## design/flow/constraint.sdc

```tcl
create_clock -name core_clock -period 3.32 [get_ports {clk}]
set_input_delay 0.6640 -clock core_clock [delete_from_list [all_inputs] [get_ports {clk}]]
set_output_delay 0.6640 -clock core_clock [all_outputs]
set_load 0.01 [all_outputs]
```

## design/flow/config.mk

```make
export PLATFORM = sky130hd
export DESIGN_NAME = div_unit
export DESIGN_NICKNAME = div_unit
export VERILOG_FILES = /design/flow/design.v
export SDC_FILE = /design/flow/constraint.sdc
export NUM_CORES = 4
export LEC_CHECK = 0
export ABC_AREA = 0
export CAP_MARGIN = 20
export CORE_MARGIN = 2
export CORE_UTILIZATION = 67
export CTS_CLUSTER_SIZE = 37
export HOLD_SLACK_MARGIN = 0.29
export SETUP_SLACK_MARGIN = 0.96
export SLEW_MARGIN = 20
```

## design/flow/design.v

```verilog
package mem_types;
    localparam NUM_SETS = 32;
    localparam NUM_ISETS= 32;
    typedef struct packed {  
        logic [(31-($clog2(NUM_SETS)+5)):00] tag;
        logic [($clog2(NUM_SETS)-1):00] set_addr;
        logic [04:00] offset;
        logic   [31:0]  ufp_addr;
        logic   [3:0]   ufp_rmask;
        logic   [3:0]   ufp_wmask;
        logic   [31:0]  ufp_wdata;
    } cache_t;
    typedef struct packed {  
        logic [(31-($clog2(NUM_ISETS)+5)):00] tag;
        logic [($clog2(NUM_ISETS)-1):00] set_addr;
        logic [04:00] offset;
        logic   [31:0]  ufp_addr;
        logic   [3:0]   ufp_rmask;
        logic   [3:0]   ufp_wmask;
        logic   [31:0]  ufp_wdata;
    } icache_t;
endpackage : mem_types
package rv32i_types;
    localparam NUM_ARCH_REG = 32;
    localparam NUM_ROB_ENTRIES = 8;
    localparam NUM_PHYS_REG = NUM_ROB_ENTRIES+ 32;
    localparam PHYS_REG_IDX = $clog2(NUM_PHYS_REG) - 1;
    localparam ARCH_REG_IDX = $clog2(NUM_ARCH_REG) - 1;
    localparam NUM_RS_ENTRIES = 2;
    localparam ST_Q_ENTRIES = 2;  
    localparam LD_RS_ENTRIES = 2;  
    localparam BRANCH_PRED_M = 1;
    localparam NUM_ORDER = 10;
    typedef struct packed {
        logic valid;
        logic [63:0] order;
        logic [31:0] inst;
        logic [ARCH_REG_IDX:0] rs1_addr, rs2_addr, rd_addr;
        logic [31:0] rs1_rdata, rs2_rdata, rd_wdata;
        logic [31:0] pc_rdata;
        logic [31:0] pc_wdata;
        logic [31:0] mem_addr;
        logic [3:0] mem_rmask;
        logic [3:0] mem_wmask;
        logic [31:0] mem_rdata;
        logic [31:0] mem_wdata;
    } rvfi_t;
    typedef struct packed {
        logic [ARCH_REG_IDX:0] rd;
        logic [PHYS_REG_IDX:0] pd;
        logic valid;
        logic [$clog2(NUM_ROB_ENTRIES)-1:0] rob_entry_idx;
        logic [31:0] rs1_value, rs2_value, value;
        logic [6:0]  opcode;
        logic [31:0] pc;
        logic [31:0] calculated_pc_next;
        logic [31:0] mem_addr;
        logic [3:0]  mem_rmask;
        logic [3:0]  mem_wmask;
        logic [31:0]  mem_rdata;
        logic [31:0]  mem_wdata;
    } cdb_entry_t; 
    typedef struct packed {
        logic   [31:0]  inst;  
        logic   [31:0]  pc;
        logic   [31:0]  pc_next;  
        logic           valid;  
        logic   [PHYS_REG_IDX:0]   ps1_s, ps2_s, pd_s;
        logic   [ARCH_REG_IDX:0]  rd_s, rs1_s, rs2_s;
        logic   ps1_valid, ps2_valid;
        logic   [2:0]   funct3;
        logic   [6:0]   funct7;
        logic   [6:0]   opcode;
        logic   [31:0]  imm;
        logic   [63:0]  order;
        logic   [BRANCH_PRED_M - 1:0]   br_hist;
        logic           regf_we;
    } decode_rename_to_dispatch_t;  
    typedef struct packed {
        logic [PHYS_REG_IDX:0] pd;
        logic [ARCH_REG_IDX:0] rs1, rs2, rd;
        logic           write_en;  
    } decode_rename_to_RAT_t;  
    typedef struct packed {
        logic [PHYS_REG_IDX:0] ps1, ps2;
        logic ps1_valid, ps2_valid;
    } RAT_to_decode_rename_t;  
    typedef struct packed {
        logic [ARCH_REG_IDX:0] rd;
        logic [PHYS_REG_IDX:0] pd;
        logic [31:0] pc;
        logic [31:0] pc_next;
        logic [63:0] order;
        logic [6:0] opcode;
        logic [31:0] calculated_pc_next;
        logic   [BRANCH_PRED_M - 1:0]   br_hist;
    } dispatch_to_ROB_only_data_t;  
    typedef struct packed {
        dispatch_to_ROB_only_data_t dispatch_to_ROB_only_data;  
        rvfi_t rvfi;
        logic enqueue_rob;
    } dispatch_to_ROB_t;
    typedef struct packed {
        logic commit;
        dispatch_to_ROB_only_data_t dispatch_data;
        rvfi_t rvfi;
    } ROB_entry_t;
    typedef struct packed {
        logic [($clog2(NUM_ROB_ENTRIES)-1):0] rob_entry_idx;
        logic is_rob_full;
    } ROB_to_dispatch_t;  
    typedef struct packed {
        ROB_entry_t rob_entry;
        logic is_rob_empty;
    } ROB_to_RRF_t;
    typedef struct packed {
        logic dequeue;
    } RRF_to_ROB_t;
    typedef struct packed {
        logic ps1_valid, ps2_valid;
        logic [PHYS_REG_IDX:0] ps1, ps2, pd;
        logic [ARCH_REG_IDX:0] rd;
        logic [2:0] funct3;
        logic [6:0] funct7;
        logic [6:0] opcode;
        logic [31:0] imm;
        logic [$clog2(NUM_ROB_ENTRIES)-1:0] rob_entry_idx;
        logic [31:0] pc;
        logic valid;
    } dispatch_to_rs_t;
    typedef struct packed {
        logic ps1_valid, ps2_valid;
        logic [PHYS_REG_IDX:0] ps1, ps2, pd;
        logic [ARCH_REG_IDX:0] rd;
        logic [2:0] funct3;
        logic [6:0] opcode;
        logic [31:0] imm;
        logic [$clog2(NUM_ROB_ENTRIES)-1:0] rob_entry_idx;
        logic [31:0] pc;
        logic valid;
    } dispatch_to_lsq_t;
    typedef struct packed {
        logic ps1_valid, ps2_valid;
        logic [PHYS_REG_IDX:0] ps1, ps2, pd;
        logic [ARCH_REG_IDX:0] rd;
        logic [2:0] funct3;
        logic [6:0] funct7;
        logic [6:0] opcode;
        logic [31:0] imm;
        logic [$clog2(NUM_ROB_ENTRIES)-1:0] rob_entry_idx;
        logic [31:0] pc;
        logic valid;
    } rs_to_alu_t;
       typedef struct packed {
        logic ps1_valid, ps2_valid;
        logic [PHYS_REG_IDX:0] ps1, ps2, pd;
        logic [ARCH_REG_IDX:0] rd;
        logic [2:0] funct3;
        logic [6:0] funct7;
        logic [6:0] opcode;
        logic [31:0] imm;
        logic [$clog2(NUM_ROB_ENTRIES)-1:0] rob_entry_idx;
        logic [31:0] pc;
        logic valid;
    } rs_to_br_t;
    typedef struct packed {
        logic ps1_valid, ps2_valid;
        logic [PHYS_REG_IDX:0] ps1, ps2, pd;
        logic [ARCH_REG_IDX:0] rd;
        logic [2:0] funct3;
        logic [6:0] funct7;
        logic [6:0] opcode;
        logic [31:0] imm;
        logic [$clog2(NUM_ROB_ENTRIES)-1:0] rob_entry_idx;
        logic [31:0] pc;
        logic valid;
    } rs_to_mult_t;
    typedef struct packed {
        logic ps1_valid, ps2_valid;
        logic [PHYS_REG_IDX:0] ps1, ps2, pd;
        logic [ARCH_REG_IDX:0] rd;
        logic [2:0] funct3;
        logic [6:0] funct7;
        logic [6:0] opcode;
        logic [31:0] imm;
        logic [$clog2(NUM_ROB_ENTRIES)-1:0] rob_entry_idx;
        logic [31:0] pc;
        logic valid;
    } rs_to_div_t;
    typedef struct packed {
        logic [PHYS_REG_IDX:0] pd;
        logic [ARCH_REG_IDX:0] rd;
        logic [2:0] funct3;
        logic [6:0] opcode;
        logic [$clog2(NUM_ROB_ENTRIES)-1:0] rob_entry_idx;
        logic [31:0] pc;
        logic valid;
    } mult_pipe_t;
    typedef struct packed {
        rs_to_alu_t data;
        logic [NUM_ORDER:0] order;
    } ALU_RS_entry_t;
    typedef struct packed {
        rs_to_alu_t data;
        logic [NUM_ORDER:0] order;
    } MUL_RS_entry_t;
    typedef struct packed {
        rs_to_br_t data;
        logic [NUM_ORDER:0] order;
    } BR_RS_entry_t;
    typedef struct packed {
        dispatch_to_lsq_t data;
        logic valid;
    } lsq_entry_t;
    typedef struct packed {
       logic   [31:0]  inst;
       logic   [31:0]  pc;
       logic   [31:0]  pc_next;
       logic   [63:0]  order;
       logic           valid;  
    } fetch_to_queue;  
    typedef enum logic [6:0] {
        op_b_lui       = 7'b0110111,  
        op_b_auipc     = 7'b0010111,  
        op_b_jal       = 7'b1101111,  
        op_b_jalr      = 7'b1100111,  
        op_b_br        = 7'b1100011,  
        op_b_load      = 7'b0000011,  
        op_b_store     = 7'b0100011,  
        op_b_imm       = 7'b0010011,  
        op_b_reg       = 7'b0110011   
    } rv32i_opcode;
    typedef enum logic [6:0] {
        base           = 7'b0000000,
        variant        = 7'b0100000,
        mult           = 7'b0000001
    } funct7_t;
    typedef enum logic [2:0] {
        arith_f3_add   = 3'b000,  
        arith_f3_sll   = 3'b001,
        arith_f3_slt   = 3'b010,
        arith_f3_sltu  = 3'b011,
        arith_f3_xor   = 3'b100,
        arith_f3_sr    = 3'b101,  
        arith_f3_or    = 3'b110,
        arith_f3_and   = 3'b111
    } arith_f3_t;
    typedef enum logic [2:0] {
        load_f3_lb     = 3'b000,
        load_f3_lh     = 3'b001,
        load_f3_lw     = 3'b010,
        load_f3_lbu    = 3'b100,
        load_f3_lhu    = 3'b101
    } load_f3_t;
    typedef enum logic [2:0] {
        store_f3_sb    = 3'b000,
        store_f3_sh    = 3'b001,
        store_f3_sw    = 3'b010
    } store_f3_t;
    typedef enum logic [2:0] { 
        branch_f3_beq  = 3'b000,
        branch_f3_bne  = 3'b001,
        branch_f3_blt  = 3'b100,
        branch_f3_bge  = 3'b101,
        branch_f3_bltu = 3'b110,
        branch_f3_bgeu = 3'b111
    } branch_f3_t;
    typedef enum logic [2:0] {
        alu_op_add     = 3'b000,
        alu_op_sll     = 3'b001,
        alu_op_sra     = 3'b010,
        alu_op_sub     = 3'b011,
        alu_op_xor     = 3'b100,
        alu_op_srl     = 3'b101,
        alu_op_or      = 3'b110,
        alu_op_and     = 3'b111
    } alu_ops;
    typedef enum logic [2:0] {
        mul_op_mul      = 3'b000,
        mul_op_mulh     = 3'b001,
        mul_op_mulhsu   = 3'b010,
        mul_op_mulhu    = 3'b011,
        mul_op_div      = 3'b100,
        mul_op_divu     = 3'b101,
        mul_op_rem      = 3'b110,
        mul_op_remu     = 3'b111
    } mul_ops;
    typedef union packed {
        logic [31:0] word;
        struct packed {
            logic [11:0] i_imm;
            logic [4:0]  rs1;
            logic [2:0]  funct3;
            logic [4:0]  rd;
            rv32i_opcode opcode;
        } i_type;
        struct packed {
            logic [6:0]  funct7;
            logic [4:0]  rs2;
            logic [4:0]  rs1;
            logic [2:0]  funct3;
            logic [4:0]  rd;
            rv32i_opcode opcode;
        } r_type;
        struct packed {
            logic [11:5] imm_s_top;
            logic [4:0]  rs2;
            logic [4:0]  rs1;
            logic [2:0]  funct3;
            logic [4:0]  imm_s_bot;
            rv32i_opcode opcode;
        } s_type;
        struct packed {
            logic [11:5] imm_s_top;
            logic [4:0]  rs2;
            logic [4:0]  rs1;
            logic [2:0]  funct3;
            logic [4:0]  imm_s_bot;
            rv32i_opcode opcode;
        } b_type;
        struct packed {
            logic [31:12] imm;
            logic [4:0]   rd;
            rv32i_opcode  opcode;
        } j_type;
    } instr_t;
endpackage : rv32i_types
module div_seq (
    input  logic        clk,
    input  logic        rst,
    input  logic        start,
    input  logic [32:0] a,
    input  logic [32:0] b,
    output logic        complete,
    output logic [32:0] quotient,
    output logic [32:0] remainder,
    output logic        divide_by_0
);
logic [5:0]  cnt;
logic [32:0] q_reg;      
logic [32:0] r_reg;      
logic [32:0] d_reg;      
logic        neg_q, neg_r, dbz;
logic [32:0] a_save;
logic [33:0] r_shift;
logic [34:0] r_sub;
assign r_shift = {r_reg, q_reg[32]};
assign r_sub   = {1'b0, r_shift} - {2'b00, d_reg};
always_ff @(posedge clk) begin
    if (rst) begin
        cnt <= '0;
    end else if (start) begin
        cnt    <= 6'd33;
        q_reg  <= a[32] ? (~a + 33'd1) : a;
        d_reg  <= b[32] ? (~b + 33'd1) : b;
        r_reg  <= '0;
        neg_q  <= a[32] ^ b[32];
        neg_r  <= a[32];
        dbz    <= (b == '0);
        a_save <= a;
    end else if (cnt != '0) begin
        cnt <= cnt - 6'd1;
        if (r_sub[34]) begin
            r_reg <= r_shift[32:0];
            q_reg <= {q_reg[31:0], 1'b0};
        end else begin
            r_reg <= r_sub[32:0];
            q_reg <= {q_reg[31:0], 1'b1};
        end
    end
end
assign complete    = (cnt == '0);
assign divide_by_0 = dbz;
assign quotient    = dbz ? '1 : (neg_q ? (~q_reg + 33'd1) : q_reg);
assign remainder   = dbz ? a_save : (neg_r ? (~r_reg + 33'd1) : r_reg);
endmodule
module divider_exec #(
    parameter NUM_STAGES = 33
)(
    input   rv32i_types::rs_to_div_t rs_to_div,
    input   logic [31: 0]   ps1_value,
    input   logic [31: 0]   ps2_value,
    input   logic           clk, rst,
    input   logic           cdb_arb_dequeue,           
    input   logic           res_station_select_from_RS,        
    output  rv32i_types::cdb_entry_t div_queue_result,
    output  logic           div_queue_is_full_to_CDB,       
    output  logic           div_is_ready_to_RS             
);
logic   [31: 0] div_queue_result_value;
rv32i_types::rs_to_div_t div_to_cdb_arb;
enum logic [1:0] {
    busy,
    not_busy = 2'b01,
    reset
} state;
logic [32:0] op_a;
logic [32:0] op_b;
logic [32:0] quotient;
logic [32:0] remainder;
logic divide_by_zero;
struct packed {
    rv32i_types::rs_to_div_t data;
    logic [31:0] ps1_value_shadow;
    logic [31:0] ps2_value_shadow;
} shadow_input;
logic shadow_overflow_flag;
assign shadow_overflow_flag = (shadow_input.ps1_value_shadow == 32'h80000000) && (shadow_input.ps2_value_shadow == '1);
logic div_is_done;
assign div_queue_is_full_to_CDB = div_is_done && state == busy;
always_ff @ (posedge clk) begin
    if(rst) begin
        state <= reset;
    end else begin
        case(state)
            busy: begin
                state <= cdb_arb_dequeue ? not_busy : state;
            end
            not_busy: begin
                state <= res_station_select_from_RS ? busy : state;
                shadow_input.data <= rs_to_div;
                shadow_input.ps1_value_shadow <= ps1_value;
                shadow_input.ps2_value_shadow <= ps2_value;
            end
            default: begin  
                state <= div_is_done ? not_busy : state;
                shadow_input <= '0;
            end
        endcase
    end
end
always_comb begin
    op_a = '0;
    op_b = '0;
    if(!rst) begin
        unique case(rs_to_div.funct3[0])
            1'b0: begin
                op_a = {ps1_value[31], ps1_value};
                op_b = {ps2_value[31], ps2_value};
            end
            1'b1: begin
                op_a = {1'b0, ps1_value};
                op_b = {1'b0, ps2_value};
            end
        endcase
    end
end
div_seq div_ip (
                .clk(clk),
                .rst(rst),
                .start(res_station_select_from_RS),
                .a(op_a),
                .b(op_b),
                .complete(div_is_done),
                .quotient(quotient),
                .remainder(remainder),
                .divide_by_0(divide_by_zero)
            );
always_comb begin
    div_to_cdb_arb = '0;
    div_is_ready_to_RS = '0; 
    div_queue_result_value = '0;
    if(!rst) begin
        unique case(state)
            busy: begin
                div_to_cdb_arb = shadow_input.data;
                div_is_ready_to_RS = '0;
            end
            not_busy: begin
                div_to_cdb_arb = '0;
                div_is_ready_to_RS = '1;            
            end
            default: begin
                div_to_cdb_arb = '0;
                div_is_ready_to_RS = '0;            
            end
        endcase
        unique case(shadow_input.data.funct3[1:0])
            2'b00: begin
                div_queue_result_value = divide_by_zero ? '1 : quotient[31:0];
                div_queue_result_value = shadow_overflow_flag ? 32'h80000000 : div_queue_result_value;
            end
            2'b01: begin
                div_queue_result_value = divide_by_zero ? '1 : quotient[31:0];
            end
            2'b10:begin
                div_queue_result_value = remainder[31:0];
                div_queue_result_value = shadow_overflow_flag ? 0 : div_queue_result_value;
            end
            2'b11: begin
                div_queue_result_value = remainder[31:0];
            end
        endcase
    end
    div_queue_result                = '0;
    div_queue_result.rd             = shadow_input.data.rd;
    div_queue_result.pd             = shadow_input.data.pd;
    div_queue_result.valid          = shadow_input.data.valid;
    div_queue_result.rob_entry_idx  = shadow_input.data.rob_entry_idx;
    div_queue_result.rs1_value      = shadow_input.ps1_value_shadow;
    div_queue_result.rs2_value      = shadow_input.ps2_value_shadow;
    div_queue_result.value          = div_queue_result_value;
    div_queue_result.pc            = shadow_input.data.pc;
    div_queue_result.calculated_pc_next = shadow_input.data.pc + 32'd4;
    div_queue_result.opcode        = shadow_input.data.opcode;
    div_queue_result.mem_addr      = '0;
    div_queue_result.mem_rmask     = '0;
    div_queue_result.mem_wmask     = '0;
    div_queue_result.mem_rdata     = '0;
    div_queue_result.mem_wdata     = '0;
end
endmodule
module div_unit
(
    input  logic        clk,
    input  logic        rst,
    input  logic        issue,           
    input  logic [2:0]  funct3,          
    input  logic [6:0]  opcode,
    input  logic [4:0]  rd,
    input  logic [5:0]  pd,
    input  logic [2:0]  rob_idx,
    input  logic [31:0] pc,
    input  logic [31:0] ps1_value,
    input  logic [31:0] ps2_value,
    output logic        ready,           
    input  logic        cdb_dequeue,     
    output logic        res_valid,
    output logic [4:0]  res_rd,
    output logic [5:0]  res_pd,
    output logic [2:0]  res_rob_idx,
    output logic [31:0] res_value,
    output logic [31:0] res_rs1_value,
    output logic [31:0] res_rs2_value,
    output logic [31:0] res_pc,
    output logic [31:0] res_pc_next,
    output logic [6:0]  res_opcode
);
rv32i_types::rs_to_div_t rs;
rv32i_types::cdb_entry_t res;
always_comb begin
    rs               = '0;
    rs.valid         = issue;
    rs.funct3        = funct3;
    rs.opcode        = opcode;
    rs.rd            = rd;
    rs.pd            = pd;
    rs.rob_entry_idx = rob_idx;
    rs.pc            = pc;
end
divider_exec div (
    .rs_to_div                  (rs),
    .ps1_value                  (ps1_value),
    .ps2_value                  (ps2_value),
    .clk                        (clk),
    .rst                        (rst),
    .cdb_arb_dequeue            (cdb_dequeue),
    .res_station_select_from_RS (issue),
    .div_queue_result           (res),
    .div_queue_is_full_to_CDB   (res_valid),
    .div_is_ready_to_RS         (ready)
);
assign res_rd        = res.rd;
assign res_pd        = res.pd;
assign res_rob_idx   = res.rob_entry_idx;
assign res_value     = res.value;
assign res_rs1_value = res.rs1_value;
assign res_rs2_value = res.rs2_value;
assign res_pc        = res.pc;
assign res_pc_next   = res.calculated_pc_next;
assign res_opcode    = res.opcode;
endmodule
```

## design/flow/run.sh

```bash
#!/bin/bash
# the make line also repeats each setting of config.mk as NAME=value (left out here)
make -C /OpenROAD-flow-scripts/flow DESIGN_CONFIG=/design/flow/config.mk WORK_HOME=/design/flow/orfs CLKGATE_MAP_FILE= finish
```

==> flow_summary_export.csv, run 1 <==
group,metric,value,unit
yosys,top_cells_by_count,"edfxtp_1 (253), nor2_1 (158), and2_1 (127)",
placement,hpwl,40800,um
yosys,top_area_cell,"edfxtp_1",
yosys,yosys_area,16880,um^2
yosys,yosys_warnings,3,
outcome,status,"did not finish",
clocking,clk_path_buf_depth,3,
floorplanning,io_pins,307,
yosys,top_area_share,45.00,%
floorplanning,num_rows,58,
clocking,cts_made_buffers,29,
yosys,ys_seq_elements,262,
outcome,stop_stage,"global routing (5_1_grt)",
floorplanning,fp_util,67.62,%
placement,place.gp.congestion,0.9672,
yosys,mux_area_share,0.9487,%
clocking,clock-sinks,262,
yosys,async_flop_share,0,%
yosys,synth.avg_cell_area,9.781,um^2
placement,portBuffers,305,
yosys,adder_share,3.157,%
floorplanning,die_w,162.7,um
clocking,cts_htree_levels,1,
yosys,synth-compound-area-share,13.31,%
yosys,synth-xor-area-share,8.664,%
yosys,ys_sh_simple,19.32,%
yosys,synth_seq_share,46.07,%
yosys,synth-edff-count,253,
yosys,synth-cells-yosys,1726,
floorplanning,coreArea,24960,um^2
yosys,top_logic_kind,"simple AND/OR/NAND/NOR gates",
floorplanning,die_h,162.7,um
yosys,ys.flop_type,"edfxtp_1",
yosys,topCellsByArea,"edfxtp_1 (45%), buf_4 (5.3%), xnor2_1 (5.2%), and2_1 (4.7%), nor2_1 (3.5%)",
placement,placed_area,20980,um^2
placement,placed_cells,2343,
clocking,cts_root_buffer,"clkbuf_16",
yosys,synth_cell_type_count,69,
yosys,synthCells,1726,
floorplanning,die_area,26480,um^2
placement,dp_slack,-1.020,ns
clocking,hold_buffers,0,
yosys,synth.most_common_cell,"edfxtp_1",
yosys,synth_area,16880,um^2
yosys,synthesis.nets,1892,
outcome,tool.error,"[ERROR DPL-0038] Utilization greater than 100%, impossible to legalize",
timing repair:
item,CTS
endpoints found under the setup margin,132
buffers inserted,67
pin swaps,145
gates resized,549
cloned,4
==> inputs of run 2 (changes only) <==
- ABC_AREA: 0 -> default
- CAP_MARGIN: 20 -> 30
- CELL_PAD_IN_SITES_DETAIL_PLACEMENT: default -> 2
- CORE_UTILIZATION: 67 -> 62
- CTS_CLUSTER_DIAMETER: default -> 290
- CTS_CLUSTER_SIZE: 37 -> 98
- GPL_ROUTABILITY_DRIVEN: default -> 0
- GPL_TIMING_DRIVEN: default -> 0
- HOLD_SLACK_MARGIN: 0.29 -> default
- MAX_ROUTING_LAYER: default -> met4
- MIN_ROUTING_LAYER: default -> met2
- PLACE_DENSITY: default -> 0.8
- SETUP_SLACK_MARGIN: 0.96 -> -0.02
- TNS_END_PERCENT: default -> 55
- clock period: 3.32 -> 3.93 ns (I/O delays scaled with it)
==> run 2 against run 1 <==
Die area rose by 7.9%. Area after synthesis unchanged. The run fails in detailed placement (3_5_place_dp). Synthesized cell count unchanged.
==> flow_summary_export.csv, run 2 <==
group,metric,value,unit
outcome,status,"did not finish",
outcome,stop_stage,"detailed placement (3_5_place_dp)",
outcome,tool.error,"[ERROR DPL-0033] detailed placement checks failed during check placement.",
floorplanning,coreArea,26880,um^2
floorplanning,die_h,169.0,um
yosys,ys.flop_type,"edfxtp_1",
yosys,synth.avg_cell_area,9.781,um^2
floorplanning,fp_util,62.81,%
yosys,topCellsByArea,"edfxtp_1 (45%), buf_4 (5.3%), xnor2_1 (5.2%), and2_1 (4.7%), nor2_1 (3.5%)",
floorplanning,die_area,28560,um^2
yosys,top_logic_kind,"simple AND/OR/NAND/NOR gates",
yosys,top_cells_by_count,"edfxtp_1 (253), nor2_1 (158), and2_1 (127)",
yosys,yosys_warnings,3,
yosys,async_flop_share,0,%
yosys,top_area_share,45.00,%
yosys,synth_area,16880,um^2
floorplanning,io_pins,307,
yosys,synth.most_common_cell,"edfxtp_1",
yosys,synth-compound-area-share,13.31,%
yosys,synthesis.nets,1892,
yosys,synth-xor-area-share,8.664,%
floorplanning,die_w,169.0,um
yosys,synth_cell_type_count,69,
yosys,adder_share,3.157,%
yosys,yosys_area,16880,um^2
yosys,synth-edff-count,253,
yosys,mux_area_share,0.9487,%
yosys,synth_seq_share,46.07,%
yosys,top_area_cell,"edfxtp_1",
yosys,ys_seq_elements,262,
floorplanning,num_rows,60,
placement,portBuffers,305,
yosys,synthCells,1726,
yosys,ys_sh_simple,19.32,%
yosys,synth-cells-yosys,1726,
-- run 2: stage by stage --
stage             total power, mW  hold slack (ns)  setup WS, ns  setup TNS [ns]  cells
floorplan                   5.731           0.4220      -0.03582        -0.03982   1726
global placement            6.909           0.4323        -1.733         -373.13   2372
==> inputs of run 3 (changes only) <==
- CAP_MARGIN: 30 -> 10
- CELL_PAD_IN_SITES_DETAIL_PLACEMENT: 2 -> default
- CORE_UTILIZATION: 62 -> 70
- CTS_CLUSTER_DIAMETER: 290 -> 43
- CTS_CLUSTER_SIZE: 98 -> 31
- GPL_ROUTABILITY_DRIVEN: 0 -> default
- GPL_TIMING_DRIVEN: 0 -> 1
- MAX_ROUTING_LAYER: met4 -> default
- MIN_ROUTING_LAYER: met2 -> default
- PLACE_DENSITY: 0.8 -> default
- PLACE_DENSITY_LB_ADDON: default -> 0.28
- SETUP_SLACK_MARGIN: -0.02 -> 0.73
- clock period: 3.93 -> 2.99 ns (I/O delays scaled with it)
==> run 3 against run 2 <==
The run fails in clock tree synthesis (4_1_cts). Die area decreased by 11%. Synthesized cell count unchanged. Area after synthesis is the same.
==> flow_summary_export.csv, run 3 <==
group,metric,value,unit
placement,portBuffers,305,
yosys,yosys_area,16880,um^2
yosys,top_area_share,45.00,%
yosys,ys_seq_elements,262,
yosys,ys_sh_simple,19.32,%
yosys,synth-edff-count,253,
floorplanning,die_w,159.3,um
yosys,async_flop_share,0,%
floorplanning,io_pins,307,
yosys,mux_area_share,0.9487,%
floorplanning,fp_util,71.70,%
yosys,synth-xor-area-share,8.664,%
yosys,top_logic_kind,"simple AND/OR/NAND/NOR gates",
floorplanning,num_rows,56,
outcome,status,"did not finish",
yosys,adder_share,3.157,%
yosys,yosys_warnings,3,
yosys,ys.flop_type,"edfxtp_1",
yosys,synth.most_common_cell,"edfxtp_1",
placement,hpwl,45920,um
placement,dp_slack,-1.278,ns
yosys,topCellsByArea,"edfxtp_1 (45%), buf_4 (5.3%), xnor2_1 (5.2%), and2_1 (4.7%), nor2_1 (3.5%)",
yosys,synth-compound-area-share,13.31,%
floorplanning,die_area,25370,um^2
yosys,synthesis.nets,1892,
yosys,synth-cells-yosys,1726,
yosys,synth.avg_cell_area,9.781,um^2
outcome,tool.error,"[ERROR DPL-0038] Utilization greater than 100%, impossible to legalize",
yosys,top_area_cell,"edfxtp_1",
yosys,top_cells_by_count,"edfxtp_1 (253), nor2_1 (158), and2_1 (127)",
yosys,synth_seq_share,46.07,%
floorplanning,die_h,159.3,um
floorplanning,coreArea,23540,um^2
yosys,synth_area,16880,um^2
outcome,stop_stage,"clock tree synthesis (4_1_cts)",
yosys,synthCells,1726,
yosys,synth_cell_type_count,69,
placement,placed_cells,2401,
placement,place.gp.congestion,1.075,
==> run 3: per-stage QoR <==
| stage | instance area, um^2 | utilization [%] |
|---|---|---|
| floorplan | 16990 | - |
| global placement | 21140 | 89.81 |
| detailed placement | 21140 | 89.81 |
==> inputs of run 4 (changes only) <==
- CAP_MARGIN: 10 -> 20
- CORE_UTILIZATION: 70 -> 40
- CTS_CLUSTER_DIAMETER: 43 -> default
- CTS_CLUSTER_SIZE: 31 -> default
- GPL_TIMING_DRIVEN: 1 -> default
- PLACE_DENSITY: default -> 0.6
- PLACE_DENSITY_LB_ADDON: 0.28 -> default
- SETUP_SLACK_MARGIN: 0.73 -> 1.59
- TNS_END_PERCENT: 55 -> default
- clock period: 2.99 -> 5.38 ns (I/O delays scaled with it)
==> run 4 against run 3 <==
Now clean on timing, DRC and antenna. Area after synthesis did not move. Synthesized cell count is the same. Die area rose by 73%.
==> flow_summary_export.csv, run 4 <==
group,metric,value,unit
floorplanning,io_pins,307,
yosys,adder_share,3.157,%
floorplanning,fp_util,40.43,%
pwr,clock_power_share,29.6,%
critical_path,crit_end,"res_value[20]",
placement,portBuffers,305,
grt,antenna_found_initial,1,
critical_path,r2r_end,"div.div_ip.r_reg[21]",
critical_path,slowest_stage,"or4_4",
min_path,hold_end,"div.state[0]",
yosys,top_cells_by_count,"edfxtp_1 (253), nor2_1 (158), and2_1 (127)",
floorplanning,die_w,209.4,um
yosys,synth_cell_type_count,69,
placement,hpwl,38490,um
grt,grt_pass1_vias,13380,
yosys,synth-xor-area-share,8.664,%
final_timing,hold_violations,0,
grt,gr-usage-met1,30.44,%
yosys,synth_seq_share,46.07,%
critical_path,path_common_cell,"or4_4",
final_timing,rsz0062_at_grt,"yes",
yosys,top_area_share,45.00,%
grt,use_met3,2.768,%
yosys,synthCells,1726,
final_timing,slew_violations,0,
yosys,synth-edff-count,253,
cells_and_area,flop_area,7781,um^2
route,num_vias,13790,
final_timing,worstMarginPinSlew,1.033,ns
final_timing,max_slew_margin,31.10,%
placement,place.gp.congestion,0.9297,
cells_and_area,fin_nets,2115,
clocking,cts_made_buffers,30,
pwr,switching_power,2.323,mW
yosys,mux_area_share,0.9487,%
floorplanning,die_area,43860,um^2
critical_path,rr_worst_depth,14,
grt,grt_util_met2,41.00,%
critical_path,crit_fanout,3,
critical_path,cp.required,4.30,ns
route,viasPerCell,5.493,
yosys,async_flop_share,0,%
cells_and_area,postLayoutCellArea,21620,um^2
yosys,topCellsByArea,"edfxtp_1 (45%), buf_4 (5.3%), xnor2_1 (5.2%), and2_1 (4.7%), nor2_1 (3.5%)",
floorplanning,die_h,209.4,um
pwr,ir_worst_vdd,0.0002248,V
critical_path,crit_type,"reg2out",
yosys,top_logic_kind,"simple AND/OR/NAND/NOR gates",
yosys,synth.most_common_cell,"edfxtp_1",
clocking,clk_latency,0.57,ns
yosys,synth-cells-yosys,1726,
min_path,holdPathStages,2,
critical_path,crit_path_start,"div.div_ip.r_reg[10]",
critical_path,crit_chain,"or4_4 -> or4_4 -> buf_6 -> or3_4 -> o41ai_2 -> xor2_1 -> a21oi_1 -> o22ai_2 -> nor2_1 -> clkdlybuf4s50_1",
yosys,synthesis.nets,1892,
yosys,ys_seq_elements,262,
critical_path,r2r-start,"div.div_ip.r_reg[10]",
critical_path,regToRegSetupSlack,1.75,ns
clocking,cts_tree,"built",
route,ant_nets,0,
cells_and_area,comb_area,8224,um^2
floorplanning,coreArea,41760,um^2
route,drc,0,
final_timing,finalCritPeriodShare,93.04,%
final_timing,fin_skew,0.01309,ns
yosys,ys_sh_simple,19.32,%
grt,grt_usage,23.50,%
route,drt_iter0_drc,979,
route,totalWireLength,53290,um
floorplanning,num_rows,75,
yosys,yosys_area,16880,um^2
pwr,p_seq,2.85,mW
yosys,synth.avg_cell_area,9.781,um^2
yosys,ys.flop_type,"edfxtp_1",
cells_and_area,synthToLayoutAreaGrowth,28.05,%
pwr,seq_power_share,39.4,%
clocking,clk_path_buf_depth,3,
yosys,synth-compound-area-share,13.31,%
clocking,path_clk_slew,0.06,ns
cells_and_area,nFillCells,3767,
pwr,p_per_area,334.2,nW/um^2
critical_path,cp.arrival,3.93,ns
placement,placed_area,19690,um^2
job,log.warning_count,31,
pwr,maxPowerGroup,"sequential cells",
pwr,p_leak,8.192,nW
critical_path,path_buffers,2,
critical_path,path_depth,10,
final_timing,tns,0,ns
yosys,top_area_cell,"edfxtp_1",
clocking,cts_htree_levels,1,
critical_path,cpPeakStageDelay,0.55,ns
route,post_drt_wl_per_cell,21.23,um
final_timing,fmax,199.8,MHz
outcome,status,"finished clean",
final_timing,fin_crit,5.006,ns
yosys,synth_area,16880,um^2
pwr,p_clk,2.14,mW
pwr,switching_share,32.15,%
clocking,clock-sinks,262,
min_path,hold_class,"reg2reg",
grt,grt_max_degree,93,
clocking,hold_buffers,0,
critical_path,worst_setup_path_end_kind,"output pin",
pwr,combinationalPowerShare,30.9,%
grt,grt_pass1_wl,79830,um
pwr,p_int,4.902,mW
clocking,cts_root_buffer,"clkbuf_16",
route,drtPass1Iterations,5,
critical_path,cp-start-kind,"flip-flop",
grt,overflow,0,
final_timing,setup-violations-final,0,
min_path,min_from,"div.state[0]",
pwr,p_comb,2.23,mW
critical_path,cp_top_family,"simple AND/OR/NAND/NOR gates",
yosys,yosys_warnings,3,
job,max-cap-violations,0,
grt,busiest_layer,"met2",
-- run 4: what timing repair did --
action | CTS | global route
buffers inserted | 35 | 20
pin swaps | 38 | 39
endpoints found under the hold margin | 0 | 0
endpoints found under the setup margin | 63 | 68
gates cloned | 2 | 0
resized | 139 | 70
-- run 4: stage by stage --
step	cells	setup slack [ns]	utilization, %	power [mW]	hold WS [ns]
2_1_floorplan	1726	1.157	-	4.190	0.4220
3_3_place_gp	2399	0.5176	47.16	4.921	0.4371
3_5_place_dp	2399	0.4606	47.16	4.958	0.4470
4_1_cts	2489	0.3629	50.91	7.178	0.4579
5_1_grt	2510	0.2927	51.77	7.544	0.4891
6_report	2510	0.3745	51.77	7.225	0.4580
-- run 4: metal layers --
layer  up-vias  wire length (um)
met2       466             26270
li1       6535                 -
met1      6703             22630
met4         0              1807
met3        83              2585
met5         -                 0
-- run 4: final cells by class --
cell class                      instances  area share [%]
Clock inverter                         11          0.7004
Inverter                               62           1.077
Multi-Input combinational cell       1204           38.04
Sequential cell                       262           36.00
Clock buffer                           42           3.965
Antenna cell                            1         0.01158
Timing Repair Buffer                  389           17.09
Tap cell                              539           3.120
==> inputs of run 5 (changes only) <==
- ABC_AREA: default -> 1
- CORE_UTILIZATION: 40 -> 52
- SETUP_SLACK_MARGIN: 1.59 -> default
- clock period: 5.38 -> 3.65 ns (I/O delays scaled with it)
==> run 5 against run 4 <==
Sequential share of layout area decreased by 2.2 points. Die area decreased by 14%. Register-to-register slack got worse by 1.1 ns. Core utilization increased by 13 points. Wire length increased by 6.7%. Synthesized cell count increased by 48%. Critical path type unchanged.
==> flow_summary_export.csv, run 5 <==
group,metric,value,unit
yosys,top_cells_by_count,"nand2_1 (680), inv_1 (376), nor2_1 (275)",
grt,grt_pass1_wl,87890,um
floorplanning,io_pins,307,
critical_path,crit_type,"reg2out",
critical_path,worst_setup_path_end_kind,"output pin",
clocking,cts_tree,"built",
placement,hpwl,44020,um
route,drtPass1Iterations,6,
cells_and_area,flop_area,7781,um^2
yosys,synthesis.nets,2715,
pwr,seq_power_share,39.2,%
yosys,top_area_share,40.23,%
critical_path,slowest_stage,"clkdlybuf4s50_1",
grt,grt_pass1_vias,16040,
min_path,hold_end,"div.state[0]",
floorplanning,die_area,37860,um^2
critical_path,r2r-start,"div.div_ip.r_reg[8]",
min_path,holdPathStages,2,
yosys,adder_share,2.822,%
pwr,p_seq,4.12,mW
placement,portBuffers,305,
route,num_vias,17390,
yosys,mux_area_share,0,%
clocking,path_clk_slew,0.07,ns
cells_and_area,postLayoutCellArea,23050,um^2
grt,grt_usage,29.28,%
yosys,synth_seq_share,41.18,%
yosys,synth-cells-yosys,2549,
pwr,p_comb,3.48,mW
floorplanning,coreArea,35660,um^2
clocking,cts_root_buffer,"clkbuf_16",
pwr,p_leak,11.02,nW
pwr,p_int,6.801,mW
final_timing,hold_violations,0,
yosys,synth-xor-area-share,4.498,%
pwr,ir_worst_vdd,0.0004238,V
yosys,ys_seq_elements,262,
final_timing,fmax,281.6,MHz
route,totalWireLength,56870,um
route,drc,0,
final_timing,setup-violations-final,0,
critical_path,cp_top_family,"simple AND/OR/NAND/NOR gates",
final_timing,slew_violations,0,
floorplanning,num_rows,69,
yosys,topCellsByArea,"edfxtp_1 (40%), nand2_1 (14%), inv_1 (7.5%), nor2_1 (5.5%), buf_4 (4.8%)",
outcome,status,"finished clean",
pwr,p_clk,2.90,mW
job,log.warning_count,30,
cells_and_area,comb_area,8601,um^2
route,ant_nets,0,
grt,overflow,0,
cells_and_area,fin_nets,2937,
final_timing,fin_skew,0.01153,ns
yosys,ys_sh_simple,28.60,%
critical_path,crit_end,"res_value[17]",
clocking,cts_made_buffers,29,
cells_and_area,final_cells,3255,
pwr,switching_power,3.693,mW
final_timing,layout_setup_ws,0.09931,ns
yosys,async_flop_share,0,%
route,viasPerCell,5.342,
floorplanning,die_w,194.6,um
grt,grt_max_degree,84,
yosys,ys.flop_type,"edfxtp_1",
critical_path,path_buffers,2,
critical_path,crit_path_start,"div.div_ip.r_reg[9]",
critical_path,crit_chain,"nor2_1 -> nand2_1 -> nor2_1 -> nand4_1 -> nand2_2 -> o21ai_0 -> o211ai_1 -> nand2_1 -> inv_1 -> clkdlybuf4s50_1",
grt,antenna_found_initial,0,
yosys,synth-edff-count,253,
job,max-cap-violations,0,
clocking,clk_path_buf_depth,3,
yosys,synth.most_common_cell,"nand2_1",
route,drt_iter0_drc,1468,
placement,dp_slack,0.2023,ns
clocking,clk_latency,0.57,ns
final_timing,max_slew_margin,41.96,%
pwr,maxPowerGroup,"sequential cells",
clocking,clock-sinks,262,
pwr,clock_power_share,27.6,%
placement,place.gp.congestion,0.9600,
yosys,synth-compound-area-share,8.295,%
critical_path,rr_worst_depth,13,
route,post_drt_wl_per_cell,17.47,um
cells_and_area,nFillCells,3110,
final_timing,finalCritPeriodShare,97.28,%
yosys,synth.avg_cell_area,7.409,um^2
floorplanning,fp_util,52.97,%
min_path,hold_class,"reg2reg",
yosys,top_logic_kind,"simple AND/OR/NAND/NOR gates",
final_timing,fin_crit,3.551,ns
critical_path,cp-start-kind,"flip-flop",
critical_path,regToRegSetupSlack,0.65,ns
critical_path,cp.arrival,2.82,ns
floorplanning,die_h,194.6,um
yosys,yosys_area,18890,um^2
critical_path,cpPeakStageDelay,0.56,ns
yosys,synthCells,2549,
critical_path,r2r_end,"div.div_ip.r_reg[18]",
final_timing,worstMarginPinSlew,0.8706,ns
critical_path,path_depth,10,
critical_path,cp.required,2.92,ns
yosys,top_area_cell,"edfxtp_1",
pwr,switching_share,35.19,%
yosys,synth_cell_type_count,49,
yosys,yosys_warnings,3,
placement,placed_area,21550,um^2
yosys,synth_area,18890,um^2
cells_and_area,synthToLayoutAreaGrowth,22.04,%
min_path,min_from,"div.state[0]",
pwr,p_per_area,455.3,nW/um^2
pwr,combinationalPowerShare,33.1,%
critical_path,crit_fanout,6,
placement,placed_cells,3156,
clocking,cts_htree_levels,1,
run 5: cell type report:
class	instances	area share [%]
antenna	1	0.01086
clock inverter	22	0.8251
tap	461	2.503
timing repair buffer	378	15.87
sequential	262	33.76
inverter	401	6.531
multi-input combinational	1699	37.32
clock buffer	31	3.181
run 5: repair_timing:
| item | CTS | global route |
|---|---|---|
| setup buffers | 14 | 30 |
| pin swaps | 6 | 9 |
| endpoints found under the setup margin | 31 | 30 |
| hold buffers | 0 | 0 |
| cloned | 1 | 0 |
| resized | 49 | 55 |
run 5: per-stage QoR:
step | util, % | setup TNS (ns) | total power [mW] | hold slack [ns]
after detailed placement | 60.43 | 0 | 7.478 | 0.4510
after CTS | 63.58 | -0.1213 | 10.42 | 0.4630
after floorplan | - | 0 | 6.325 | 0.4195
final | 64.64 | 0 | 10.49 | 0.4614
after global routing | 64.63 | -0.05664 | 11.05 | 0.4861
after global placement | 60.43 | 0 | 7.431 | 0.4298
run 5: per-layer routing:
| metal | track usage, % | share of wire (%) |
|---|---|---|
| met2 | 46.05 | 45 |
| met5 | 0 | 0 |
| met4 | 8.348 | 2.8 |
| met1 | 41.30 | 43 |
| met3 | 5.535 | 9.2 |
==> inputs of run 6 (changes only) <==
- ABC_AREA: 1 -> default
- CAP_MARGIN: 20 -> 40
- CORE_ASPECT_RATIO: default -> 0.53
- CORE_UTILIZATION: 52 -> 68
- CTS_CLUSTER_SIZE: default -> 98
- GPL_TIMING_DRIVEN: default -> 1
- PLACE_DENSITY: 0.6 -> 0.61
- SETUP_SLACK_MARGIN: default -> -0.02
- TNS_END_PERCENT: default -> 55
- clock period: 3.65 -> 4.88 ns (I/O delays scaled with it)
==> run 6 against run 5 <==
Now fails the layout checks on negative setup slack. Cell area decreased by 11%. Largest cell class is now sequential cells. Sequential share of layout area increased by 4.2 points. Power decreased by 28%. Critical path type unchanged. First-iteration DRC count increased by 82%. Highest routed layer is now met5. Hold slack improved by 0.0047 ns.
==> flow_summary_export.csv, run 6 <==
group,metric,value,unit
outcome,status,"failed layout checks",
outcome,check.faults,"negative setup slack",
yosys,yosys_warnings,3,
critical_path,crit_type,"reg2out",
route,wl_met1,20200,um
job,log.warning_count,33,
final_timing,fin_crit,4.923,ns
critical_path,crit_end,"res_value[31]",
clocking,cts_htree_levels,1,
final_timing,tns,-0.1172,ns
pwr,p_leak,7.718,nW
pwr,p_per_area,369.5,nW/um^2
pwr,combinationalPowerShare,33.2,%
final_timing,fin_skew,0.01375,ns
route,drt_iter0_drc,2669,
yosys,synth-compound-area-share,13.31,%
yosys,ys_seq_elements,262,
critical_path,regToRegSetupSlack,0.48,ns
yosys,top_area_cell,"edfxtp_1",
yosys,top_logic_kind,"simple AND/OR/NAND/NOR gates",
floorplanning,coreArea,24060,um^2
yosys,synth.most_common_cell,"edfxtp_1",
yosys,yosys_area,16880,um^2
route,ant_nets,0,
route,top_layer,"met5",
pwr,switching_share,33.75,%
critical_path,crit_fanout,4,
pwr,clock_power_share,25.5,%
final_timing,worstMarginPinSlew,0.8370,ns
route,drtPass1Iterations,7,
cells_and_area,fin_nets,2083,
final_timing,slew_violations,0,
critical_path,r2r_end,"div.div_ip.r_reg[11]",
placement,place.gp.congestion,1.049,
yosys,synthCells,1726,
yosys,synth.avg_cell_area,9.781,um^2
floorplanning,io_pins,307,
route,met3WireLength,8425,um
yosys,synth-xor-area-share,8.664,%
floorplanning,fp_util,70.16,%
floorplanning,num_rows,41,
pwr,ir_worst_vdd,0.0002865,V
cells_and_area,flop_area,7779,um^2
placement,hpwl,39500,um
yosys,synth_cell_type_count,69,
pwr,p_seq,3.13,mW
critical_path,cp_top_family,"simple AND/OR/NAND/NOR gates",
final_timing,setup-violations-final,3,
final_timing,rsz0062_at_grt,"yes",
critical_path,slowest_stage,"or4_4",
critical_path,cpPeakStageDelay,0.57,ns
min_path,hold_class,"reg2reg",
yosys,adder_share,3.157,%
critical_path,rr_worst_depth,13,
route,viasPerCell,6.605,
yosys,mux_area_share,0.9487,%
job,max-cap-violations,0,
yosys,async_flop_share,0,%
route,drc,0,
critical_path,cp.required,3.90,ns
floorplanning,die_area,26170,um^2
grt,grt_pass1_vias,13820,
yosys,ys_sh_simple,19.32,%
yosys,top_area_share,45.00,%
critical_path,r2r-start,"div.div_ip.d_reg[0]",
min_path,min_from,"div.state[0]",
pwr,seq_power_share,41.4,%
yosys,topCellsByArea,"edfxtp_1 (45%), buf_4 (5.3%), xnor2_1 (5.2%), and2_1 (4.7%), nor2_1 (3.5%)",
final_timing,max_slew_margin,44.20,%
critical_path,path_depth,9,
yosys,ys.flop_type,"edfxtp_1",
critical_path,cp-start-kind,"flip-flop",
yosys,synth-cells-yosys,1726,
clocking,clk_latency,0.54,ns
clocking,clock-sinks,262,
clocking,cts_made_buffers,25,
pwr,p_int,5.014,mW
cells_and_area,nFillCells,1310,
critical_path,crit_chain,"or4_4 -> or4_4 -> or4_4 -> or4_4 -> o31ai_4 -> xor2_1 -> a21oi_1 -> o211a_1 -> buf_2",
yosys,synth_seq_share,46.07,%
final_timing,hold_violations,0,
grt,grt_usage,40.70,%
min_path,holdPathStages,2,
clocking,clk_path_buf_depth,3,
grt,overflow,0,
floorplanning,die_w,220.4,um
yosys,synth_area,16880,um^2
placement,portBuffers,305,
yosys,synth-edff-count,253,
cells_and_area,synthToLayoutAreaGrowth,21.33,%
pwr,switching_power,2.554,mW
critical_path,cp.arrival,3.95,ns
clocking,cts_root_buffer,"clkbuf_16",
grt,antenna_found_initial,2,
critical_path,worst_setup_path_end_kind,"output pin",
yosys,top_cells_by_count,"edfxtp_1 (253), nor2_1 (158), and2_1 (127)",
route,post_drt_wl_per_cell,24.16,um
clocking,hold_buffers,0,
grt,grt_max_degree,81,
clocking,cts_tree,"built",
final_timing,finalCritPeriodShare,100.9,%
pwr,p_comb,2.51,mW
pwr,p_clk,1.93,mW
route,totalWireLength,54550,um
critical_path,crit_path_start,"div.div_ip.r_reg[8]",
final_timing,fmax,203.1,MHz
floorplanning,die_h,118.7,um
grt,grt_pass1_wl,80560,um
pwr,maxPowerGroup,"sequential cells",
critical_path,path_common_cell,"or4_4",
yosys,synthesis.nets,1892,
clocking,path_clk_slew,0.06,ns
final_timing,layout_setup_ws,-0.04339,ns
route,num_vias,14910,
cells_and_area,comb_area,7760,um^2
route,wl_met2,24100,um
cells_and_area,final_util,85.13,%
critical_path,path_buffers,1,
min_path,hold_end,"div.state[0]",
[run 6: through the flow]
stage | cells | power, mW | hold WS, ns | worst slack [ns] | instance area [um^2]
4_1_cts | 2252 | 7.437 | 0.4613 | -0.1421 | 20400
3_5_place_dp | 2202 | 5.525 | 0.4470 | 0.08618 | 19560
2_1_floorplan | 1726 | 4.613 | 0.4220 | -0.8540 | 16890
3_3_place_gp | 2200 | 5.411 | 0.4399 | 0.1534 | 19520
6_report | 2258 | 7.569 | 0.4661 | -0.04339 | 20480
5_1_grt | 2258 | 7.806 | 0.4916 | -0.1199 | 20480
[run 6: final cells by class]
| cell class | count | share of cell area [%] |
|---|---|---|
| flip-flops and latches | 262 | 37.98 |
| multi-input cells | 1202 | 37.89 |
| repair buffers | 364 | 17.22 |
| clock buffers | 33 | 3.403 |
| well taps | 322 | 1.967 |
| inverters | 62 | 1.136 |
| clock inverters | 12 | 0.3971 |
| diodes | 1 | 0.01222 |
[run 6: repair_timing]
action | CTS | global route
setup endpoints to repair | 7 | 18
setup buffers | 5 | 1
pin swaps | 11 | 7
resized | 35 | 6
[run 6: per-layer routing]
layer	vias up	global-route usage [%]
li1	6461	-
met3	195	15.14
met2	1209	61.40
met1	7044	55.28
met4	4	10.61
met5	-	2.157
==> inputs of run 7 (changes only) <==
- ABC_AREA: default -> 1
- CAP_MARGIN: 40 -> 20
- CORE_ASPECT_RATIO: 0.53 -> default
- CORE_UTILIZATION: 68 -> 67
- CTS_CLUSTER_SIZE: 98 -> 37
- GPL_TIMING_DRIVEN: 1 -> default
- HOLD_SLACK_MARGIN: default -> 0.29
- PLACE_DENSITY: 0.61 -> default
- SETUP_SLACK_MARGIN: -0.02 -> 0.89
- TNS_END_PERCENT: 55 -> 5
- clock period: 4.88 -> 3.03 ns (I/O delays scaled with it)
==> run 7 against run 6 <==
The layout still fails its checks (negative setup slack). Critical endpoint is now res_value[6]. Cell area is 18% higher. First-iteration DRC count grew 41%. Wire length up 38%. Register-to-register slack got worse by 0.19 ns. Critical path depth increased by 2. Core utilization grew 1.8 points. Clock skew increased by 0.053 ns. Flip-flop count stayed put. Final cell count rose by 44%. Sequential power rose by 59%.
==> flow_summary_export.csv, run 7 <==
group,metric,value,unit
pwr,p_seq,4.99,mW
yosys,async_flop_share,0,%
critical_path,cp-start-kind,"flip-flop",
placement,hpwl,45320,um
clocking,cts_htree_levels,1,
critical_path,cpPeakStageDelay,0.49,ns
floorplanning,die_h,171.9,um
min_path,hold_end,"div.div_ip.cnt[0]",
final_timing,max_slew_margin,48.19,%
final_timing,hold_violations,0,
critical_path,crit_fanout,4,
job,log.warning_count,34,
yosys,synthCells,2549,
final_timing,fmax,298.1,MHz
cells_and_area,final_cells,3244,
cells_and_area,nFillCells,1384,
pwr,p_comb,4.80,mW
yosys,synth-xor-area-share,4.498,%
final_timing,timing.hold.ws,0.5137,ns
yosys,synth_seq_share,41.18,%
yosys,synth.avg_cell_area,7.409,um^2
final_timing,rsz0062_at_grt,"yes",
yosys,ys.flop_type,"edfxtp_1",
pwr,p_int,8.417,mW
pwr,combinationalPowerShare,35.5,%
final_timing,layout_setup_ws,-0.3246,ns
grt,grt_max_degree,73,
yosys,synth.most_common_cell,"nand2_1",
critical_path,r2r_end,"div.div_ip.r_reg[21]",
route,viasPerCell,6.375,
clocking,clk_path_buf_depth,3,
critical_path,cp.required,2.42,ns
clocking,cts_made_buffers,28,
final_timing,setup-violations-final,35,
yosys,synth-cells-yosys,2549,
route,drt_iter0_drc,3765,
placement,dp_slack,-0.1006,ns
pwr,switching_power,5.102,mW
clocking,clock-sinks,262,
yosys,yosys_area,18890,um^2
placement,placed_area,22130,um^2
critical_path,path_buffers,2,
min_path,min_from,"div.div_ip.cnt[0]",
route,drc,0,
yosys,synthesis.nets,2715,
route,post_drt_wl_per_cell,23.16,um
floorplanning,fp_util,67.98,%
critical_path,worst_setup_path_end_kind,"output pin",
yosys,top_area_cell,"edfxtp_1",
critical_path,crit_chain,"nor2_1 -> nand2_1 -> nor2_1 -> nand4_1 -> nor2_2 -> nand2_2 -> nand2_4 -> clkinvlp_4 -> o21ai_2 -> nor2_2 -> buf_2",
pwr,clock_power_share,27.6,%
critical_path,regToRegSetupSlack,0.29,ns
placement,placed_cells,3154,
final_timing,worstMarginPinSlew,0.7772,ns
placement,place.gp.congestion,1.039,
placement,portBuffers,305,
yosys,adder_share,2.822,%
critical_path,slowest_stage,"edfxtp_1",
route,ant_nets,0,
yosys,synth-edff-count,253,
final_timing,fin_crit,3.355,ns
floorplanning,coreArea,27780,um^2
grt,overflow,0,
critical_path,r2r-start,"div.div_ip.r_reg[8]",
route,totalWireLength,75130,um
pwr,switching_share,37.74,%
critical_path,crit_path_start,"div.shadow_input[46]",
yosys,ys_seq_elements,262,
critical_path,crit_type,"reg2out",
yosys,mux_area_share,0,%
final_timing,slew_violations,0,
critical_path,rr_worst_depth,11,
yosys,top_area_share,40.23,%
pwr,p_leak,12.45,nW
grt,grt_pass1_wl,101400,um
critical_path,cp_top_family,"simple AND/OR/NAND/NOR gates",
critical_path,path_depth,11,
route,drtPass1Iterations,12,
grt,antenna_found_initial,2,
yosys,ys_sh_simple,28.60,%
yosys,topCellsByArea,"edfxtp_1 (40%), nand2_1 (14%), inv_1 (7.5%), nor2_1 (5.5%), buf_4 (4.8%)",
floorplanning,die_w,171.9,um
clocking,path_clk_slew,0.07,ns
critical_path,crit_end,"res_value[6]",
floorplanning,io_pins,307,
pwr,ir_worst_vdd,0.0005943,V
pwr,p_per_area,560.0,nW/um^2
yosys,top_cells_by_count,"nand2_1 (680), inv_1 (376), nor2_1 (275)",
yosys,synth_cell_type_count,49,
final_timing,finalCritPeriodShare,110.7,%
clocking,cts_root_buffer,"clkbuf_16",
final_timing,fin_skew,0.06707,ns
cells_and_area,postLayoutCellArea,24140,um^2
yosys,yosys_warnings,3,
outcome,status,"failed layout checks",
pwr,maxPowerGroup,"sequential cells",
grt,grt_pass1_vias,18620,
critical_path,cp.arrival,2.75,ns
min_path,holdPathStages,2,
pwr,p_clk,3.73,mW
job,max-cap-violations,0,
grt,grt_usage,44.61,%
clocking,clk_latency,0.61,ns
floorplanning,num_rows,61,
yosys,top_logic_kind,"simple AND/OR/NAND/NOR gates",
cells_and_area,fin_nets,3009,
floorplanning,die_area,29550,um^2
outcome,check.faults,"negative setup slack",
cells_and_area,synthToLayoutAreaGrowth,27.83,%
yosys,synth-compound-area-share,8.295,%
min_path,hold_class,"reg2reg",
final_timing,tns,-8.174,ns
pwr,seq_power_share,36.9,%
yosys,synth_area,18890,um^2
route,num_vias,20680,
clocking,cts_tree,"built",
[run 7: cell type report]
class	instances	area, um^2	share of cell area (%)
Antenna cell	2	5.005	0.02073
Clock buffer	32	735.7	3.047
Clock inverter	19	226.5	0.9381
Inverter	401	1523	6.307
Multi-Input combinational cell	1698	9151	37.91
Sequential cell	262	7781	32.23
Tap cell	378	473.0	1.959
Timing Repair Buffer	451	4239	17.56
Timing Repair inverter	1	7.507	0.03110
[run 7: what timing repair did]
| action | in CTS | in global routing |
|---|---|---|
| endpoints found under the setup margin | 226 | 258 |
| hold buffers | 0 | 0 |
| setup buffers | 23 | 12 |
| hold endpoints to repair | 0 | 0 |
| pin swaps | 34 | 41 |
| gates resized | 256 | 306 |
| gates cloned | 2 | 0 |
[run 7: metal layers]
metal | part of all wire (%) | GRT usage [%] | up-vias | wire [um]
met5 | 0.037 | 0 | - | 28
met3 | 14 | 10.60 | 628 | 10450
met1 | 32 | 54.43 | 9201 | 24400
met4 | 9.1 | 25.06 | 2 | 6799
li1 | - | - | 8678 | -
met2 | 45 | 73.06 | 2173 | 33440
[run 7: stage by stage]
stage / util [%] / power, mW
2_1_floorplan: - / 7.623
3_3_place_gp: 79.65 / 9.028
3_5_place_dp: 79.65 / 9.178
4_1_cts: 84.43 / 12.86
5_1_grt: 86.89 / 13.90
6_report: 86.90 / 13.52
==> inputs of run 8 (changes only) <==
- ABC_AREA: 1 -> default
- CAP_MARGIN: 20 -> 0
- CORE_UTILIZATION: 67 -> 70
- GPL_TIMING_DRIVEN: default -> 1
- HOLD_SLACK_MARGIN: 0.29 -> -0.09
- PLACE_DENSITY: default -> 0.8
- SETUP_SLACK_MARGIN: 0.89 -> -0.35
- TNS_END_PERCENT: 5 -> 55
- clock period: 3.03 -> 3.94 ns (I/O delays scaled with it)
==> run 8 against run 7 <==
The layout still fails its checks (negative setup slack). Highest routed layer is now met4. Sequential power fell by 23%. Largest cell class unchanged. Largest power group unchanged. Final cell count fell by 29%. Via count fell by 24%. Clock-buffer cell count did not move. Flip-flop count did not move. Register-to-register slack got worse by 0.29 ns. Sequential share of layout area rose by 4.6 points. Synthesized cell count fell by 32%. Cell area fell by 12%.
==> flow_summary_export.csv, run 8 <==
group,metric,value,unit
outcome,status,"failed layout checks",
outcome,check.faults,"negative setup slack",
min_path,min_from,"div.state[0]",
route,drc,0,
yosys,synth_area,16880,um^2
critical_path,crit_fanout,3,
critical_path,cp.required,3.15,ns
clocking,cts_made_buffers,27,
final_timing,timing.hold.ws,0.4560,ns
yosys,synth-xor-area-share,8.664,%
final_timing,setup-violations-final,39,
pwr,p_per_area,470.2,nW/um^2
grt,grt_max_degree,122,
route,drt_iter0_drc,2552,
critical_path,crit_chain,"or4_4 -> or4_4 -> or4_4 -> or4_4 -> o41ai_4 -> xor2_1 -> mux2i_1 -> o22ai_2 -> nor2_1 -> buf_2",
pwr,maxPowerGroup,"sequential cells",
route,wl_met1,18810,um
critical_path,crit_path_start,"div.div_ip.r_reg[10]",
clocking,cts_root_buffer,"clkbuf_16",
yosys,ys.flop_type,"edfxtp_1",
yosys,yosys_area,16880,um^2
yosys,async_flop_share,0,%
yosys,top_cells_by_count,"edfxtp_1 (253), nor2_1 (158), and2_1 (127)",
yosys,synth-cells-yosys,1726,
floorplanning,num_rows,56,
critical_path,worst_setup_path_end_kind,"output pin",
pwr,p_comb,3.31,mW
min_path,hold_end,"div.state[0]",
critical_path,crit_type,"reg2out",
critical_path,cp_top_family,"simple AND/OR/NAND/NOR gates",
route,wl_met2,27510,um
cells_and_area,nFillCells,1011,
yosys,topCellsByArea,"edfxtp_1 (45%), buf_4 (5.3%), xnor2_1 (5.2%), and2_1 (4.7%), nor2_1 (3.5%)",
route,viasPerCell,6.801,
pwr,ir_worst_vdd,0.0004022,V
cells_and_area,final_util,89.78,%
route,ant_nets,0,
job,max-cap-violations,0,
critical_path,cpPeakStageDelay,0.55,ns
floorplanning,die_h,159.3,um
final_timing,max_slew_margin,30.11,%
critical_path,slowest_stage,"or4_4",
clocking,path_clk_slew,0.06,ns
yosys,yosys_warnings,3,
pwr,combinationalPowerShare,33.3,%
yosys,top_logic_kind,"simple AND/OR/NAND/NOR gates",
critical_path,rr_worst_depth,14,
floorplanning,io_pins,307,
route,totalWireLength,58570,um
floorplanning,die_w,159.3,um
pwr,seq_power_share,38.5,%
final_timing,worstMarginPinSlew,1.047,ns
yosys,synth.avg_cell_area,9.781,um^2
clocking,hold_buffers,0,
yosys,synth-compound-area-share,13.31,%
final_timing,layout_setup_ws,-0.8816,ns
clocking,clk_path_buf_depth,3,
final_timing,tns,-13.33,ns
grt,antenna_found_initial,4,
critical_path,r2r-start,"div.div_ip.q_reg[32]",
yosys,synthCells,1726,
pwr,p_clk,2.80,mW
final_timing,hold_violations,0,
final_timing,slew_violations,0,
min_path,holdPathStages,2,
yosys,ys_seq_elements,262,
cells_and_area,flop_area,7779,um^2
yosys,mux_area_share,0.9487,%
pwr,clock_power_share,28.2,%
placement,place.gp.congestion,0.9756,
route,post_drt_wl_per_cell,25.40,um
grt,grt_pass1_vias,15130,
clocking,cts_tree,"built",
critical_path,cp-start-kind,"flip-flop",
cells_and_area,comb_area,7940,um^2
route,num_vias,15680,
grt,grt_pass1_wl,87010,um
grt,overflow,0,
final_timing,fmax,207.4,MHz
min_path,hold_class,"reg2reg",
pwr,p_leak,8.048,nW
pwr,p_seq,3.83,mW
yosys,synth.most_common_cell,"edfxtp_1",
floorplanning,coreArea,23540,um^2
yosys,synth_seq_share,46.07,%
route,top_layer,"met4",
placement,portBuffers,305,
clocking,clock-sinks,262,
final_timing,fin_crit,4.822,ns
placement,hpwl,38960,um
critical_path,crit_end,"res_value[29]",
pwr,switching_power,3.319,mW
final_timing,finalCritPeriodShare,122.4,%
yosys,top_area_cell,"edfxtp_1",
critical_path,path_depth,10,
yosys,ys_sh_simple,19.32,%
critical_path,path_common_cell,"or4_4",
yosys,synthesis.nets,1892,
yosys,synth_cell_type_count,69,
pwr,p_int,6.619,mW
critical_path,r2r_end,"div.div_ip.r_reg[11]",
floorplanning,fp_util,71.70,%
route,met3WireLength,7370,um
floorplanning,die_area,25370,um^2
grt,grt_usage,44.08,%
clocking,cts_htree_levels,1,
cells_and_area,synthToLayoutAreaGrowth,25.21,%
critical_path,cp.arrival,4.03,ns
pwr,switching_share,33.40,%
route,drtPass1Iterations,7,
yosys,adder_share,3.157,%
clocking,clk_latency,0.58,ns
job,log.warning_count,37,
final_timing,rsz0062_at_grt,"yes",
yosys,synth-edff-count,253,
cells_and_area,fin_nets,2130,
critical_path,regToRegSetupSlack,0,ns
final_timing,fin_skew,0.01343,ns
critical_path,path_buffers,1,
yosys,top_area_share,45.00,%
[run 8: metal layers]
layer,vias to the layer above,global-route usage [%]
met1,7233,51.77
met3,414,9.638
met2,1471,73.97
li1,6566,-
met4,0,27.73
met5,-,0
[run 8: area by class of cell]
type,count,area share (%)
antenna,3,0.03552
clock inverter,17,1.131
timing repair buffer,409,18.19
tap,319,1.888
clock buffer,32,3.285
multi-input combinational,1202,37.57
inverter,62,1.101
sequential,262,36.80
[run 8: stage by stage]
| stage | total power [mW] | std cells | worst slack (ns) | cell area (um^2) |
|---|---|---|---|---|
| after floorplan | 5.710 | 1726 | -0.3445 | 16900 |
| after global placement | 6.767 | 2249 | -0.5186 | 19950 |
| after detailed placement | 6.901 | 2249 | -0.5828 | 19950 |
| after CTS | 9.711 | 2299 | -0.8309 | 20990 |
| after global routing | 10.20 | 2305 | -0.9132 | 21130 |
| final | 9.939 | 2306 | -0.8816 | 21140 |
[run 8: repair_timing]
action / in CTS / in global routing
resized: 69 / 32
setup endpoints to repair: 19 / 25
setup buffers: 1 / 4
pin swaps: 30 / 21
==> inputs of run 9 (changes only) <==
- CAP_MARGIN: 0 -> 20
- CTS_CLUSTER_SIZE: 37 -> 34
- GPL_TIMING_DRIVEN: 1 -> default
- HOLD_SLACK_MARGIN: -0.09 -> default
- PLACE_DENSITY: 0.8 -> 0.6
- SETUP_SLACK_MARGIN: -0.35 -> default
- TNS_END_PERCENT: 55 -> default
- clock period: 3.94 -> 5.06 ns (I/O delays scaled with it)
==> run 9 against run 8 <==
The run now finishes clean. Cell area shrank 3.0%. Power fell by 24%. Combinational power decreased by about 30%. Critical endpoint unchanged. First-iteration DRC count is 20% lower. Flip-flop count is the same. Global-route usage down 4.5 points. Setup slack better by 0.92 ns. Wire length decreased by 12%. Clock-buffer cell count stayed put. Via count decreased by 7.5%. Area after synthesis did not move. Highest routed layer unchanged. Sequential share of layout area up 1.1 points.
==> flow_summary_export.csv, run 9 <==
group,metric,value,unit
outcome,status,"finished clean",
critical_path,cp_top_family,"simple AND/OR/NAND/NOR gates",
critical_path,cpPeakStageDelay,0.56,ns
critical_path,regToRegSetupSlack,0.75,ns
yosys,synth-edff-count,253,
clocking,cts_made_buffers,28,
final_timing,finalCritPeriodShare,99.24,%
yosys,synth_cell_type_count,69,
yosys,synthCells,1726,
pwr,p_comb,2.32,mW
yosys,adder_share,3.157,%
min_path,holdPathStages,2,
critical_path,path_buffers,1,
critical_path,crit_end,"res_value[29]",
placement,dp_slack,0.1902,ns
final_timing,fin_crit,5.022,ns
placement,place.gp.congestion,0.9466,
placement,placed_area,19460,um^2
yosys,ys_seq_elements,262,
yosys,synth-cells-yosys,1726,
final_timing,slew_violations,0,
clocking,clk_latency,0.57,ns
yosys,mux_area_share,0.9487,%
floorplanning,num_rows,56,
clocking,cts_htree_levels,1,
clocking,path_clk_slew,0.06,ns
pwr,seq_power_share,39.9,%
critical_path,r2r-start,"div.div_ip.r_reg[12]",
job,log.warning_count,34,
grt,grt_pass1_wl,78720,um
pwr,clock_power_share,29.3,%
yosys,synth_seq_share,46.07,%
grt,overflow,0,
final_timing,setup-violations-final,0,
cells_and_area,postLayoutCellArea,20500,um^2
critical_path,crit_type,"reg2out",
route,viasPerCell,6.480,
critical_path,path_common_cell,"or4_4",
floorplanning,die_area,25370,um^2
pwr,p_seq,3.01,mW
yosys,top_logic_kind,"simple AND/OR/NAND/NOR gates",
cells_and_area,synthToLayoutAreaGrowth,21.44,%
critical_path,path_depth,10,
critical_path,crit_chain,"or4_4 -> or4_4 -> or4_4 -> or4_4 -> o41ai_4 -> xor2_1 -> mux2i_1 -> o22ai_1 -> nor2_1 -> buf_4",
final_timing,tns,0,ns
floorplanning,fp_util,71.70,%
yosys,top_area_share,45.00,%
yosys,synthesis.nets,1892,
clocking,cts_tree,"built",
cells_and_area,fin_nets,2065,
yosys,synth.avg_cell_area,9.781,um^2
critical_path,cp-start-kind,"flip-flop",
grt,grt_max_degree,122,
pwr,total_power,7.541,mW
floorplanning,io_pins,307,
final_timing,max_slew_margin,28.99,%
clocking,cts_root_buffer,"clkbuf_16",
critical_path,crit_path_start,"div.div_ip.r_reg[7]",
yosys,synth.most_common_cell,"edfxtp_1",
floorplanning,coreArea,23540,um^2
clocking,clock-sinks,262,
route,ant_nets,0,
yosys,synth-compound-area-share,13.31,%
final_timing,fin_skew,0.007444,ns
yosys,top_cells_by_count,"edfxtp_1 (253), nor2_1 (158), and2_1 (127)",
final_timing,hold_violations,0,
pwr,maxPowerGroup,"sequential cells",
grt,grt_usage,39.60,%
pwr,switching_share,32.10,%
pwr,p_per_area,367.9,nW/um^2
min_path,hold_class,"reg2reg",
[run 9: final cells by class]
type / instances / area [um^2] / share of cell area, %
clock buffers: 32 / 715.7 / 3.491
inverters: 62 / 232.7 / 1.135
multi-input cells: 1202 / 7745 / 37.78
well taps: 319 / 399.1 / 1.947
clock inverters: 19 / 269.0 / 1.312
repair buffers: 343 / 3359 / 16.39
flip-flops and latches: 262 / 7779 / 37.95
[run 9: timing repair]
action | 4_1_cts | 5_1_grt
cloned | 0 | 0
pin swaps | 0 | 6
setup endpoints to repair | 8 | 12
hold endpoints to repair | 0 | 0
setup buffers | 0 | 2
gates resized | 11 | 18
[run 9: per-layer routing]
metal,vias up,routed length [um],GRT usage (%)
met3,229,5596,8.205
li1,6438,-,-
met2,1045,25000,67.73
met4,0,3129,19.96
met5,-,0,0
met1,6797,17900,47.77
[run 9: through the flow]
stage          hold WS, ns  util, %
6_report            0.4633    87.07
4_1_cts             0.4633    86.88
3_3_place_gp        0.4518    82.67
5_1_grt             0.4739    87.07
3_5_place_dp        0.4531    82.67
2_1_floorplan       0.4220        -
Power is estimated from default activity; no workload was simulated.
